== rev 12 ==
==> flow/design.v (excerpt) <==
module ahb_lite_fir_filter(
    input clk,
          n_rst,
    input logic hsel,
    input logic [3:0] haddr,
    input logic hsize,
    input logic [1:0] htrans,
    input logic hwrite,
    input logic [15:0] hwdata,
    output logic [15:0] hrdata,
    output logic hresp
);
Settings: LEC_CHECK=0, CAP_MARGIN=20, CELL_PAD_IN_SITES_GLOBAL_PLACEMENT=0, CORE_MARGIN=2, CORE_UTILIZATION=72, CTS_CLUSTER_SIZE=20, GPL_ROUTABILITY_DRIVEN=1, GPL_TIMING_DRIVEN=1, MAX_ROUTING_LAYER=met5, PLACE_DENSITY=0.78, SETUP_SLACK_MARGIN=-0.55, SLEW_MARGIN=35; clock period 7.62 ns.
run.sh (not shown) runs the stock make flow with config.mk's settings and CLKGATE_MAP_FILE=.
In rev 12 the implementation completed, yet the final layout does not meet the checks, the culprit being setup timing.
The following lists how rev 13 was set up differently from rev 12:
# rev 12
export LEC_CHECK = 0
export CAP_MARGIN = 20
export CELL_PAD_IN_SITES_GLOBAL_PLACEMENT = 0
export CORE_MARGIN = 2
export CORE_UTILIZATION = 72
export CTS_CLUSTER_SIZE = 20
export GPL_ROUTABILITY_DRIVEN = 1
export GPL_TIMING_DRIVEN = 1
export MAX_ROUTING_LAYER = met5
export PLACE_DENSITY = 0.78
export SETUP_SLACK_MARGIN = -0.55
export SLEW_MARGIN = 35
create_clock -name core_clock -period 7.62 [get_ports {clk}]
# rev 13
export LEC_CHECK = 0
export ABC_AREA = 1
export CAP_MARGIN = 20
export CELL_PAD_IN_SITES_GLOBAL_PLACEMENT = 0
export CORE_MARGIN = 2
export CORE_UTILIZATION = 66
export CTS_CLUSTER_DIAMETER = 260
export GPL_ROUTABILITY_DRIVEN = 1
export GPL_TIMING_DRIVEN = 1
export MAX_ROUTING_LAYER = met5
export SETUP_SLACK_MARGIN = -0.55
export SLEW_MARGIN = 35
create_clock -name core_clock -period 6.97 [get_ports {clk}]
[rev 13] flow finished | final checks: failed | reasons: slew limit, setup timing
Comparing rev 13 and rev 12, combinational fraction of design power is lower on rev 13.
Of the two values seen for startpoint of the worst setup timing path, FF.B1.curstate[21] was produced by rev 13 and FF.B1.curstate[24] by rev 12.
Rev 13 vs rev 12: design internal power up in rev 13
In the reports for rev 13 and rev 12, the smaller count of filler cells inserted in the layout belongs to rev 12.
Against rev 12, rev 13 comes in 6.0 points lower on initial core utilization.

v36:
Starting RTL as in the previous note.
Settings: LEC_CHECK=0, CAP_MARGIN=30, CELL_PAD_IN_SITES_GLOBAL_PLACEMENT=2, CORE_ASPECT_RATIO=0.55, CORE_MARGIN=2, CORE_UTILIZATION=19, CTS_CLUSTER_DIAMETER=260, GPL_ROUTABILITY_DRIVEN=0, HOLD_SLACK_MARGIN=0.26, MAX_ROUTING_LAYER=met4, PLACE_DENSITY_LB_ADDON=0.26, SLEW_MARGIN=5; clock period 9.0 ns.
Looking at the reports, v36 completed the entire flow and the layout it produced met the timing, design-rule and antenna checks.
Changes in v53 relative to v36:
- MAX_ROUTING_LAYER removed (was met4)
- CORE_UTILIZATION changed from 19 to 40
- GPL_ROUTABILITY_DRIVEN removed (was 0)
- HOLD_SLACK_MARGIN removed (was 0.26)
- CORE_ASPECT_RATIO removed (was 0.55)
- CTS_CLUSTER_DIAMETER removed (was 260)
- CAP_MARGIN changed from 30 to 20
- PLACE_DENSITY_LB_ADDON removed (was 0.26)
- SLEW_MARGIN changed from 5 to 20
- CELL_PAD_IN_SITES_GLOBAL_PLACEMENT removed (was 2)
- the clock period (ns, I/O delays scaled along) changed from 9.0 to 12.0
==> results <==
Compared with v36, v53 is the less power-hungry design. The wire length of v53 is lower than that of v36. Looking at capture point of the worst path, the FF.D1.RF.regs_matrix[13][5]$_DFFE_PN0P_ result is from v53; the FF.D1.RF.regs_matrix[13][3]$_DFFE_PN0P_ one comes from v36. Cell area (v36 / v53): 1.10.
Inputs modified between v53 and v8:
- setting ABC_AREA to 1 for the first time
- changing CAP_MARGIN from 20 to 30
- setting CTS_CLUSTER_DIAMETER to 254 for the first time
- setting GPL_ROUTABILITY_DRIVEN to 0 for the first time
- changing CORE_UTILIZATION from 40 to 63
- setting TNS_END_PERCENT to 30 for the first time
- setting CORE_ASPECT_RATIO to 0.96 for the first time
- setting GPL_TIMING_DRIVEN to 0 for the first time
- setting PLACE_DENSITY_LB_ADDON to 0.12 for the first time
- setting CELL_PAD_IN_SITES_GLOBAL_PLACEMENT to 1 for the first time
- setting HOLD_SLACK_MARGIN to 0.25 for the first time
Findings:
v53 vs v8, dominant non-sequential cell family after synthesis: adder cells vs simple AND/OR/NAND/NOR gates. Compound-gate portion of the synthesized area: v8 < v53. Synthesized-area fraction occupied by and/or/nand/nor cells | v8 above v53. Adder and majority gate portion of the synthesized area (higher): v53. Measured against each other, v53 and v8 differ in synthesized cell count, the lower figure coming from v53. When v8 is measured against v53, its chip width turns out about 18% lower. v8 did not run to completion, as it errored out during 3_1_place_gp_skip_io. Comparing v53 and v8, the lower synthesized area was measured on v53. Comparing the two runs side by side, v8 comes out ahead of v53 on area of the die.

Starting RTL as in the previous note.
Settings: LEC_CHECK=0, CAP_MARGIN=20, CORE_MARGIN=2, CORE_UTILIZATION=72, CTS_CLUSTER_DIAMETER=356, CTS_CLUSTER_SIZE=97, PLACE_DENSITY=0.38, SETUP_SLACK_MARGIN=1.07, SLEW_MARGIN=20; clock period 4.86 ns.
The first run failed in global routing (5_1_grt) on GRT-0232.
Then changed:
- ABC_AREA: not set -> 1
- CORE_UTILIZATION: 72 -> 71
- CTS_CLUSTER_DIAMETER: 356 -> 243
- CTS_CLUSTER_SIZE: 97 -> 15
- MAX_ROUTING_LAYER: not set -> met4
- PLACE_DENSITY: 0.38 -> not set
- PLACE_DENSITY_LB_ADDON: not set -> 0.01
- SETUP_SLACK_MARGIN: 1.07 -> not set
- clock period: 4.86 -> 7.84 ns (I/O delays scaled with it)
What happened: With this change the flow completed, yet does not pass: setup timing; synthesized cell count rose by a quarter to a third; synthesized area increases slightly; die size goes up by a few percent.

Setup of maple:
Starting RTL as in the previous note.
// ahb_lite_fir_filter
module ahb_lite_fir_filter(
    input clk,
          n_rst,
    input logic hsel,
    input logic [3:0] haddr,
    input logic hsize,
    input logic [1:0] htrans,
    input logic hwrite,
    input logic [15:0] hwdata,
    output logic [15:0] hrdata,
    output logic hresp
);
logic [15:0] fir_out, sample_data, fir_coefficient;
logic [1:0] coefficient_num;
logic processed, err, modwait, data_ready, new_coefficient_set, load_coeff, clear_new_coefficient;
ahb_lite_slave AHB (.clk(clk), 
                    .n_rst(n_rst),
                    .fir_out(fir_out),
                    .modwait(modwait),
                    .err(err),
                    .sample_data(sample_data),
                    .data_ready(data_ready),
                    .fir_coefficient(fir_coefficient),
                    .new_coefficient_set(new_coefficient_set),
                    .coefficient_num(coefficient_num),
                    .clear_new_coefficient(clear_new_coefficient),
                    .hsel(hsel),
                    .htrans(htrans),
                    .haddr(haddr),
                    .hsize(hsize),
                    .hwrite(hwrite),
                    .hwdata(hwdata),
                    .hrdata(hrdata),
                    .hresp(hresp),
                    .processed(processed));
coefficient_loader CFL  (.clk(clk),
                        .n_reset(n_rst),
                        .new_coefficient_set(new_coefficient_set),
                        .modwait(modwait),
                        .load_coeff(load_coeff),
                        .coefficient_num(coefficient_num),
                        .clear_new_coefficient(clear_new_coefficient));
  ...
Settings: LEC_CHECK=0, ABC_AREA=1, CAP_MARGIN=30, CELL_PAD_IN_SITES_GLOBAL_PLACEMENT=1, CORE_ASPECT_RATIO=0.96, CORE_MARGIN=2, CORE_UTILIZATION=63, CTS_CLUSTER_DIAMETER=254, CTS_CLUSTER_SIZE=74, GPL_ROUTABILITY_DRIVEN=0, GPL_TIMING_DRIVEN=0, HOLD_SLACK_MARGIN=0.05, MAX_ROUTING_LAYER=met4, PLACE_DENSITY_LB_ADDON=0.12, SETUP_SLACK_MARGIN=0.49, SLEW_MARGIN=15, TNS_END_PERCENT=80; clock period 9.14 ns.
The log for maple ends in 3_1_place_gp_skip_io with error FLW-0024, so the run never completed.
Inputs modified between maple and lagoon:
- GPL_ROUTABILITY_DRIVEN removed (was 0)
- CORE_UTILIZATION changed from 63 to 40
- CELL_PAD_IN_SITES_GLOBAL_PLACEMENT removed (was 1)
- GPL_TIMING_DRIVEN removed (was 0)
- SLEW_MARGIN changed from 15 to 20
- HOLD_SLACK_MARGIN removed (was 0.05)
- CAP_MARGIN changed from 30 to 20
- ABC_AREA removed (was 1)
- TNS_END_PERCENT removed (was 80)
- CTS_CLUSTER_DIAMETER removed (was 254)
- CTS_CLUSTER_SIZE removed (was 74)
- PLACE_DENSITY_LB_ADDON removed (was 0.12)
- SETUP_SLACK_MARGIN removed (was 0.49)
- CORE_ASPECT_RATIO removed (was 0.96)
- MAX_ROUTING_LAYER removed (was met4)
- the clock period (ns, I/O delays scaled along) changed from 9.14 to 10.0
Findings:
Delta (lagoon minus maple): combined area of all synthesized cells now smaller; AND-OR/OR-AND share of the synthesized area picked up an extra 0.46 points.
The final layout from lagoon, which completed every stage, passed the timing, design-rule and antenna checks at the end of the flow.
NOTE synthesized area per cell maple->lagoon increased by more than 10%
maple → lagoon: die area now sits higher; number of cells in the yosys synthesis report has decreased; sequential cell area fraction in the yosys report increased 0.43 points.
maple reports its main combinational cell family by area after synthesis as simple AND/OR/NAND/NOR gates while lagoon reports adder cells.
What juniper does differently from lagoon at the input level:
- CORE_UTILIZATION now 64, was 40
- the clock period (ns, I/O delays scaled along) now 7.84, was 10.0
### Flow results
juniper finished all stages; layout check result: FAIL, due to setup timing.
Going from lagoon to juniper, final-layout clock-cell area share shrinks by 1.5 points.
Of juniper and lagoon, the lower floorplan utilization belongs to lagoon.
Wire: juniper routes more than lagoon
Between juniper and lagoon, it is juniper whose sequential share of cell area is lower, by 3.4 points.
Setup changes, juniper to willow
- CORE_UTILIZATION now 72, was 64
- CTS_CLUSTER_DIAMETER now 391, previously not set
- CTS_CLUSTER_SIZE now 98, previously not set
- the clock period (ns, I/O delays scaled along) now 4.86, was 7.84
Findings:
willow did not finish: a tool error stopped it during 5_1_grt. Site row count ends up lower on willow. On total placed instance area, the lower figure sits with juniper, not willow. The minimum setup slack after placement of willow was inferior to that of juniper. Vertical die dimension (willow over juniper): decrease, 13 um. On routability-driven placement congestion ratio: between juniper and willow, it ends up higher for willow. From willow to juniper, yosys synthesis chip area did not move at all. willow vs. juniper: quantity of gates resized following cts saw an increase, half-perimeter wire length of the detailed placement result higher.
No activity file was given, so power comes from the tool's default toggle rates.
